==> trial 60 <==
==> flow/design.v (excerpt) <==
module kcpsm6 (address, instruction, bram_enable, in_port, out_port, port_id, write_strobe, k_write_strobe, read_strobe, interrupt, interrupt_ack, sleep, reset, clk) ;
parameter [7:0] 	hwbuild = 8'h00 ;
parameter [11:0] 	interrupt_vector = 12'h3FF ;
parameter integer scratch_pad_memory_size = 64 ;   
output [11:0]	address ;
input	 [17:0]    	instruction ;
output		bram_enable ;
input	 [7:0]	in_port ;
output [7:0]	out_port ;
output [7:0]	port_id ;
output		write_strobe ;
output		k_write_strobe ;
output		read_strobe ;
input			interrupt ;
output		interrupt_ack ;
input			sleep ;
input			reset ;
input			clk ;
wire	[2:1]		t_state_value ;
wire	[2:1]		t_state ;
wire 			run_value ;
wire              run ;
wire  		internal_reset_value ;
wire 			internal_reset ;
wire 			sync_sleep ;
wire 			int_enable_type ;
wire 			interrupt_enable_value ;
wire			interrupt_enable ;
wire			sync_interrupt ;
wire 			active_interrupt_value ;
wire 			active_interrupt ;
wire	[2:0]		arith_logical_sel ;
wire			arith_carry_in ;
wire			arith_carry_value ;
wire			arith_carry ;
  ...
make LEC_CHECK=0 CAP_MARGIN=5 CELL_PAD_IN_SITES_DETAIL_PLACEMENT=1 CELL_PAD_IN_SITES_GLOBAL_PLACEMENT=3 CORE_ASPECT_RATIO=1.15 CORE_MARGIN=4 CORE_UTILIZATION=40 CTS_CLUSTER_SIZE=19 GPL_ROUTABILITY_DRIVEN=0 GPL_TIMING_DRIVEN=0 HOLD_SLACK_MARGIN=0.03 MAX_ROUTING_LAYER=met4 MIN_ROUTING_LAYER=met2 PLACE_DENSITY_LB_ADDON=0.1 SETUP_SLACK_MARGIN=-0.05 SLEW_MARGIN=30 TNS_END_PERCENT=25 finish   # period 9.0 ns
run.sh (not shown) runs the stock make flow with config.mk's settings and CLKGATE_MAP_FILE=.
==> build 86: changes against trial 60 <==
Settings changed: CAP_MARGIN 5 to 20, CELL_PAD_IN_SITES_DETAIL_PLACEMENT 1 to default, CELL_PAD_IN_SITES_GLOBAL_PLACEMENT 3 to default, CORE_ASPECT_RATIO 1.15 to default, CORE_MARGIN 4 to 2, CTS_CLUSTER_SIZE 19 to default, GPL_ROUTABILITY_DRIVEN 0 to default, GPL_TIMING_DRIVEN 0 to default, HOLD_SLACK_MARGIN 0.03 to default, MAX_ROUTING_LAYER met4 to default, MIN_ROUTING_LAYER met2 to default, PLACE_DENSITY from default to 0.6, PLACE_DENSITY_LB_ADDON 0.1 to default, SETUP_SLACK_MARGIN -0.05 to default, SLEW_MARGIN 30 to 20, TNS_END_PERCENT 25 to default.
==> flow/constraint.sdc (replaced) <==
create_clock -name core_clock -period 10.2 [get_ports {clk}]
set_input_delay 2.0400 -clock core_clock [delete_from_list [all_inputs] [get_ports {clk}]]
set_output_delay 2.0400 -clock core_clock [all_outputs]
set_load 0.01 [all_outputs]
==> trial 28: changes against trial 60 <==
Settings changed: ABC_AREA from default to 1, CAP_MARGIN 5 to 30, CELL_PAD_IN_SITES_DETAIL_PLACEMENT 1 to default, CELL_PAD_IN_SITES_GLOBAL_PLACEMENT 3 to default, CORE_ASPECT_RATIO 1.15 to default, CORE_MARGIN 4 to 2, CORE_UTILIZATION 40 to 65, CTS_CLUSTER_SIZE 19 to 57, GPL_ROUTABILITY_DRIVEN 0 to default, GPL_TIMING_DRIVEN 0 to 1, HOLD_SLACK_MARGIN 0.03 to default, MAX_ROUTING_LAYER met4 to default, MIN_ROUTING_LAYER met2 to default, PLACE_DENSITY_LB_ADDON 0.1 to 0.0, SETUP_SLACK_MARGIN -0.05 to default, SLEW_MARGIN 30 to 20, TNS_END_PERCENT 25 to default.
==> flow/constraint.sdc (replaced) <==
create_clock -name core_clock -period 5.49 [get_ports {clk}]
set_input_delay 1.0980 -clock core_clock [delete_from_list [all_inputs] [get_ports {clk}]]
set_output_delay 1.0980 -clock core_clock [all_outputs]
set_load 0.01 [all_outputs]
==> qor summary <==
metric	trial 60	build 86	trial 28
Result of the run	complete, but fails checks	timing/DRC/antenna clean	timing/DRC/antenna clean
Violated checks	negative setup slack	-	-
Total negative setup slack	-0.0547 ns	0 ns	0 ns
Reported leakage power	21.4 nW	20.6 nW	21.4 nW
Total power density per cell area	225 nW/um^2	195 nW/um^2	359 nW/um^2
Final setup violating endpoints	1	0	0
Tap cells	1850	1876	1134
M1 GR Usage	0	0.320	0.489
Relative contribution of sequential cells to total power	0.487	0.510	0.519
Number of logic inverters in the finished layout	24	24	172
Synth Area in Simple Gates	0.0480	0.0480	0.103
Area growth from synthesis to layout	16.2%	12.9%	13.1%
Count of tool warnings	37	37	41
AND-OR/OR-AND share of the synthesized area	0.0689	0.0689	0.125
Area of the die	146000 sq um	143000 sq um	87300 sq um
Fp util	0.405	0.402	0.658
Via count of the first global-routing pass	49900	30600	35000
First-pass GRT wire length	283 mm	225 mm	226 mm
Switching pwr	0.00368 W	0.00291 W	0.00525 W
Syn nets	3266	3266	4261
Final worst path period share	1.01	0.767	0.968
Half-perimeter wire length after detailed placement	136 mm	96.4 mm	96.8 mm
Xor+xnor area frac	0.00391	0.00391	0.00285
Clock buffer count	184	213	169
Fraction of cell area in non-clock buffers	0.0404	0.0222	0.0446
Data arrival time of the worst path	7.25 ns	5.78 ns	4.22 ns

==> ember: inputs <==
kcpsm6 again, from the RTL that the note above started with.
Design kcpsm6, start of the top module:
module kcpsm6 (address, instruction, bram_enable, in_port, out_port, port_id, write_strobe, k_write_strobe, read_strobe, interrupt, interrupt_ack, sleep, reset, clk) ;
parameter [7:0] 	hwbuild = 8'h00 ;
parameter [11:0] 	interrupt_vector = 12'h3FF ;
parameter integer scratch_pad_memory_size = 64 ;   
output [11:0]	address ;
input	 [17:0]    	instruction ;
output		bram_enable ;
input	 [7:0]	in_port ;
output [7:0]	out_port ;
output [7:0]	port_id ;
output		write_strobe ;
output		k_write_strobe ;
output		read_strobe ;
input			interrupt ;
output		interrupt_ack ;
input			sleep ;
input			reset ;
input			clk ;
wire	[2:1]		t_state_value ;
wire	[2:1]		t_state ;
wire 			run_value ;
wire              run ;
wire  		internal_reset_value ;
wire 			internal_reset ;
wire 			sync_sleep ;
wire 			int_enable_type ;
wire 			interrupt_enable_value ;
wire			interrupt_enable ;
wire			sync_interrupt ;
wire 			active_interrupt_value ;
wire 			active_interrupt ;
wire	[2:0]		arith_logical_sel ;
wire			arith_carry_in ;
wire			arith_carry_value ;
wire			arith_carry ;
wire 	[7:0]		half_arith_logical ;
wire 	[7:0]		logical_carry_mask ;
wire 	[7:0]		carry_arith_logical ;
wire 	[7:0]		arith_logical_value ;
wire 	[7:0]		arith_logical_result ;
wire 	[7:0]		shift_rotate_value ;
wire 	[7:0]		shift_rotate_result ;
wire			shift_in_bit ;
wire 	[7:0]		alu_result ;
wire 	[1:0]		alu_mux_sel_value ;
wire 	[1:0]		alu_mux_sel ;
wire			strobe_type ;
wire 			write_strobe_value ;
wire 			k_write_strobe_value ;
wire			read_strobe_value ;
wire			flag_enable_type ;
wire			flag_enable_value ;
wire			flag_enable ; 
wire			lower_parity ;
wire			lower_parity_sel ;
wire			carry_lower_parity ;
wire 			upper_parity ;
wire			parity ;
wire			shift_carry_value ;
wire			shift_carry ;
wire			carry_flag_value ;
wire			carry_flag ;
wire 			use_zero_flag_value ;
wire			use_zero_flag ;
wire 			drive_carry_in_zero ;
wire          	carry_in_zero ;
wire             	lower_zero ;
wire         	lower_zero_sel ;
  ...
Settings: LEC_CHECK=0, ABC_AREA=0, CAP_MARGIN=10, CELL_PAD_IN_SITES_DETAIL_PLACEMENT=1, CELL_PAD_IN_SITES_GLOBAL_PLACEMENT=0, CORE_MARGIN=3, CORE_UTILIZATION=15, CTS_CLUSTER_DIAMETER=344, GPL_TIMING_DRIVEN=0, MAX_ROUTING_LAYER=met4, PLACE_DENSITY_LB_ADDON=0.12, SLEW_MARGIN=25, TNS_END_PERCENT=5; clock period 4.48 ns.
==> harbor: changes against ember <==
- ABC_AREA: 0 -> unset
- CAP_MARGIN: 10 -> 20
- CELL_PAD_IN_SITES_DETAIL_PLACEMENT: 1 -> unset
- CELL_PAD_IN_SITES_GLOBAL_PLACEMENT: 0 -> unset
- CORE_MARGIN: 3 -> 2
- CORE_UTILIZATION: 15 -> 8
- CTS_CLUSTER_DIAMETER: 344 -> unset
- GPL_TIMING_DRIVEN: 0 -> unset
- MAX_ROUTING_LAYER: met4 -> unset
- PLACE_DENSITY: unset -> 0.6
- PLACE_DENSITY_LB_ADDON: 0.12 -> unset
- SLEW_MARGIN: 25 -> 20
- TNS_END_PERCENT: 5 -> unset
==> flow/constraint.sdc (replaced) <==
create_clock -name core_clock -period 9.08 [get_ports {clk}]
set_input_delay 1.8160 -clock core_clock [delete_from_list [all_inputs] [get_ports {clk}]]
set_output_delay 1.8160 -clock core_clock [all_outputs]
set_load 0.01 [all_outputs]
==> nickel: changes against ember <==
- ABC_AREA: 0 -> unset
- CAP_MARGIN: 10 -> 20
- CELL_PAD_IN_SITES_DETAIL_PLACEMENT: 1 -> unset
- CELL_PAD_IN_SITES_GLOBAL_PLACEMENT: 0 -> unset
- CORE_ASPECT_RATIO: unset -> 1.15
- CORE_MARGIN: 3 -> 2
- CORE_UTILIZATION: 15 -> 40
- CTS_CLUSTER_DIAMETER: 344 -> unset
- GPL_TIMING_DRIVEN: 0 -> unset
- MAX_ROUTING_LAYER: met4 -> unset
- PLACE_DENSITY_LB_ADDON: 0.12 -> 0.1
- SLEW_MARGIN: 25 -> 20
- TNS_END_PERCENT: 5 -> unset
==> flow/constraint.sdc (replaced) <==
create_clock -name core_clock -period 9.0 [get_ports {clk}]
set_input_delay 1.8000 -clock core_clock [delete_from_list [all_inputs] [get_ports {clk}]]
set_output_delay 1.8000 -clock core_clock [all_outputs]
set_load 0.01 [all_outputs]
==> raven: changes against ember <==
- ABC_AREA: 0 -> 1
- CAP_MARGIN: 10 -> 30
- CELL_PAD_IN_SITES_DETAIL_PLACEMENT: 1 -> unset
- CELL_PAD_IN_SITES_GLOBAL_PLACEMENT: 0 -> unset
- CORE_MARGIN: 3 -> 2
- CTS_CLUSTER_DIAMETER: 344 -> unset
- MAX_ROUTING_LAYER: met4 -> unset
- SLEW_MARGIN: 25 -> 20
- TNS_END_PERCENT: 5 -> unset
==> flow/constraint.sdc (replaced) <==
create_clock -name core_clock -period 8.43 [get_ports {clk}]
set_input_delay 1.6860 -clock core_clock [delete_from_list [all_inputs] [get_ports {clk}]]
set_output_delay 1.6860 -clock core_clock [all_outputs]
set_load 0.01 [all_outputs]
==> comparison table <==
quantity	raven	harbor	nickel	ember
Post-CTS repair timing setup buffer count	0	0	0	113
Floorplan Nets	4261	3266	3266	3266
Outcome	timing/DRC/antenna clean	timing/DRC/antenna clean	timing/DRC/antenna clean	failed layout checks
Reasons for failing layout checks	-	-	-	setup timing
Highest metal layer with signal wires	met4	met5	met4	met4
Post-synth mux share	0	0.132	0.132	0.132
Met3 routing resource usage after global routing	0.0164	0.00861	0.0355	0.0146
Width of the die	611 microns	840 microns	353 microns	617 microns
Total power density per cell area	232 mW/mm^2	191 mW/mm^2	223 mW/mm^2	419 mW/mm^2
Total placed cells including tap cells	9189	12400	4971	8296
Area of all placed cells without fillers	0.0701 sq mm	0.0724 sq mm	0.0631 sq mm	0.0733 sq mm
Largest fanout on the critical path	9	16	30	10
Post-layout nets	4620	3334	3320	3701
Combinational share of cell area	0.196	0.202	0.233	0.223
Final critical-path setup slack	329 ps	1460 ps	1620 ps	-210 ps
No activity file was given, so power comes from the tool's default toggle rates.
